## rgb2dvi
module rgb2dvi (
    input  wire        PixelClk,
    input  wire [23:0] vid_pData,
    input  wire        vid_pVDE,
    input  wire        vid_pHSync,
    input  wire        vid_pVSync,
    output wire [9:0]  pDataOutRaw0,    
    output wire [9:0]  pDataOutRaw1,    
    output wire [9:0]  pDataOutRaw2     
);
Size: about 910 cells after synthesis, ~140 flip-flops, roughly 7700 sq um of cells after synthesis.
clock: 2.62 ns
lec_check: 0
abc_area: 1
cap_margin: 35
core_margin: 2
core_utilization: 72
cts_cluster_size: 15
place_density_lb_addon: 0.25
setup_slack_margin: -0.26
slew_margin: 20
run.sh (not shown) runs the stock make flow with config.mk's settings and CLKGATE_MAP_FILE=.
The starting point never finished: it broke off in 4_1_cts on DPL-0033.
==> next run, changes <==
ABC_AREA = default   (was 1)
CAP_MARGIN = 20   (was 35)
CORE_UTILIZATION = 40   (was 72)
CTS_CLUSTER_SIZE = default   (was 15)
PLACE_DENSITY_LB_ADDON = default   (was 0.25)
SETUP_SLACK_MARGIN = default   (was -0.26)
clock period = 3.8 ns   (was 2.62 ns; I/O delays follow)
Result: With this change the flow went through all stages and came out clean; die size is higher by 68%; area after synthesis fell by 5.1%; synthesized cell count went down by 21%.

* * *

The RTL this note starts from:
==> flow/design.v <==
module TMDS_Encoder (
    input  wire       PixelClk,
    output reg  [9:0] pDataOutRaw,    
    input  wire [7:0] pDataOut,       
    input  wire       pC0,
    input  wire       pC1,
    input  wire       pVde
);
localparam [9:0] kCtlTkn0 = 10'b1101010100;
localparam [9:0] kCtlTkn1 = 10'b0010101011;
localparam [9:0] kCtlTkn2 = 10'b0101010100;
localparam [9:0] kCtlTkn3 = 10'b1010101011;
function [3:0] sum_bits8;
    input [7:0] u;
    integer i;
    begin
        sum_bits8 = 4'd0;
        for (i = 0; i < 8; i = i + 1)
            sum_bits8 = sum_bits8 + {3'b000, u[i]};
    end
endfunction
reg  [7:0] pDataOut_1;
reg  [3:0] n1d_1;
reg        pC0_1, pC1_1, pVde_1;
reg  [8:0] q_m_2;
reg  [3:0] n1q_m_2, n0q_m_2;
reg        pC0_2, pC1_2, pVde_2;
reg  signed [4:0] cnt_t_3;
wire [8:0] q_m_xor_1, q_m_xnor_1, q_m_1;
wire [3:0] n1q_m_1;
always @(posedge PixelClk) begin
    pVde_1     <= pVde;
    n1d_1      <= sum_bits8(pDataOut);
    pDataOut_1 <= pDataOut;
    pC0_1      <= pC0;
    pC1_1      <= pC1;
end
assign q_m_xor_1[0]  = pDataOut_1[0];
assign q_m_xnor_1[0] = pDataOut_1[0];
genvar gi;
generate
    for (gi = 1; gi < 8; gi = gi + 1) begin : encode
        assign q_m_xor_1[gi]  = q_m_xor_1[gi-1] ^ pDataOut_1[gi];
        assign q_m_xnor_1[gi] = ~(q_m_xnor_1[gi-1] ^ pDataOut_1[gi]);
    end
endgenerate
assign q_m_xor_1[8]  = 1'b1;
assign q_m_xnor_1[8] = 1'b0;
assign q_m_1 = (n1d_1 > 4'd4 || (n1d_1 == 4'd4 && pDataOut_1[0] == 1'b0)) ?
               q_m_xnor_1 : q_m_xor_1;
assign n1q_m_1 = sum_bits8(q_m_1[7:0]);
always @(posedge PixelClk) begin
    n1q_m_2 <= n1q_m_1;
    n0q_m_2 <= 4'd8 - n1q_m_1;
    q_m_2   <= q_m_1;
    pC0_2   <= pC0_1;
    pC1_2   <= pC1_1;
    pVde_2  <= pVde_1;
end
wire cond_balanced_2     = (cnt_t_3 == 5'sd0) || (n1q_m_2 == 4'd4);
wire cond_not_balanced_2 = (cnt_t_3 > 5'sd0 && n1q_m_2 > 4'd4) ||
                           (cnt_t_3 < 5'sd0 && n1q_m_2 < 4'd4);
wire [9:0] control_token_2 = (!pC1_2 && !pC0_2) ? kCtlTkn0 :
                             (!pC1_2 &&  pC0_2) ? kCtlTkn1 :
                             ( pC1_2 && !pC0_2) ? kCtlTkn2 :
                                                  kCtlTkn3;
wire [9:0] q_out_2 =
    !pVde_2                            ? control_token_2 :
    (cond_balanced_2 && !q_m_2[8])     ? {~q_m_2[8], q_m_2[8], ~q_m_2[7:0]} :
    (cond_balanced_2 &&  q_m_2[8])     ? {~q_m_2[8], q_m_2[8],  q_m_2[7:0]} :
    cond_not_balanced_2                ? {1'b1,      q_m_2[8], ~q_m_2[7:0]} :
                                         {1'b0,      q_m_2[8],  q_m_2[7:0]};
wire signed [4:0] dc_bias_2 = $signed({1'b0, n0q_m_2}) - $signed({1'b0, n1q_m_2});
wire signed [4:0] cnt_t_2 =
    !pVde_2                        ? 5'sd0 :
    (cond_balanced_2 && !q_m_2[8]) ? cnt_t_3 + dc_bias_2 :
    (cond_balanced_2 &&  q_m_2[8]) ? cnt_t_3 - dc_bias_2 :
    cond_not_balanced_2            ? cnt_t_3 + $signed({3'b000,  q_m_2[8], 1'b0}) + dc_bias_2 :
                                     cnt_t_3 - $signed({3'b000, ~q_m_2[8], 1'b0}) - dc_bias_2;
always @(posedge PixelClk) begin
    cnt_t_3     <= cnt_t_2;
    pDataOutRaw <= q_out_2;    
end
endmodule
module rgb2dvi (
    input  wire        PixelClk,
    input  wire [23:0] vid_pData,
    input  wire        vid_pVDE,
    input  wire        vid_pHSync,
    input  wire        vid_pVSync,
    output wire [9:0]  pDataOutRaw0,    
    output wire [9:0]  pDataOutRaw1,    
    output wire [9:0]  pDataOutRaw2     
);
TMDS_Encoder DataEncoder0 (
    .PixelClk(PixelClk), .pDataOutRaw(pDataOutRaw0),
    .pDataOut(vid_pData[15:8]), .pC0(vid_pHSync), .pC1(vid_pVSync), .pVde(vid_pVDE));
TMDS_Encoder DataEncoder1 (
    .PixelClk(PixelClk), .pDataOutRaw(pDataOutRaw1),
    .pDataOut(vid_pData[7:0]), .pC0(1'b0), .pC1(1'b0), .pVde(vid_pVDE));
TMDS_Encoder DataEncoder2 (
    .PixelClk(PixelClk), .pDataOutRaw(pDataOutRaw2),
    .pDataOut(vid_pData[23:16]), .pC0(1'b0), .pC1(1'b0), .pVde(vid_pVDE));
endmodule
export LEC_CHECK = 0
export CAP_MARGIN = 40
export CELL_PAD_IN_SITES_GLOBAL_PLACEMENT = 0
export CORE_ASPECT_RATIO = 0.91
export CORE_MARGIN = 2
export CORE_UTILIZATION = 72
export CTS_CLUSTER_DIAMETER = 204
export GPL_ROUTABILITY_DRIVEN = 1
export PLACE_DENSITY_LB_ADDON = 0.28
export SETUP_SLACK_MARGIN = -0.22
export SLEW_MARGIN = 35
create_clock -name core_clock -period 3.42 [get_ports {PixelClk}]
The starting point finished with setup timing left.
Rerun with:
CAP_MARGIN = 20   (was 40)
CELL_PAD_IN_SITES_GLOBAL_PLACEMENT = default   (was 0)
CORE_ASPECT_RATIO = default   (was 0.91)
CORE_UTILIZATION = 64   (was 72)
CTS_CLUSTER_DIAMETER = default   (was 204)
GPL_ROUTABILITY_DRIVEN = default   (was 1)
PLACE_DENSITY_LB_ADDON = default   (was 0.28)
SETUP_SLACK_MARGIN = default   (was -0.22)
SLEW_MARGIN = 20   (was 35)
clock period = 2.11 ns   (was 3.42 ns; I/O delays follow)
Result: The new run stopped in 5_1_grt, error ODB-0269; synthesized area is unchanged; die area is higher by about 12%; synthesized cell count does not change.
Rerun with:
CORE_ASPECT_RATIO = 0.5   (was default)
CORE_UTILIZATION = 59   (was 64)
TNS_END_PERCENT = 5   (was default)
clock period = 4.0 ns   (was 2.11 ns; I/O delays follow)
This time the run completed with no timing, DRC or antenna violations.
Area after synthesis is unchanged.
Die size rose by 8.6%.
Synthesized cell count stays the same.
Rerun with:
ABC_AREA = 1   (was default)
CAP_MARGIN = 30   (was 20)
CORE_UTILIZATION = 63   (was 59)
CTS_CLUSTER_DIAMETER = 324   (was default)
CTS_CLUSTER_SIZE = 98   (was default)
PLACE_DENSITY = 0.82   (was default)
SETUP_SLACK_MARGIN = -0.09   (was default)
SLEW_MARGIN = 10   (was 20)
TNS_END_PERCENT = 10   (was 5)
What happened: The new run ran to the end with no violations. Core utilization is higher by 3.9 points. Maximum frequency is lower by 2.4%. Sequential share of layout area is lower by 1.4 points. Via count is higher by 25%. Wire length is higher by 24%. Count of clock-buffer cells in the layout is unchanged. Critical path depth is higher by 2. Setup slack gets worse by 0.094 ns. Final cell count is higher by 19%.
Rerun with:
ABC_AREA = default   (was 1)
CAP_MARGIN = 20   (was 30)
CORE_UTILIZATION = 40   (was 63)
CTS_CLUSTER_DIAMETER = default   (was 324)
CTS_CLUSTER_SIZE = default   (was 98)
PLACE_DENSITY = default   (was 0.82)
SETUP_SLACK_MARGIN = -0.4   (was -0.09)
SLEW_MARGIN = 20   (was 10)
TNS_END_PERCENT = default   (was 10)
=>
- sequential share of layout area increases by 1.1 points
- final cell count decreases by 10%
- wire length decreases by 17%
- synthesized cell count decreases by 21%
- area after synthesis decreases by 5.1%
- worst setup slack gains 0.047 ns
- flip-flop count does not change
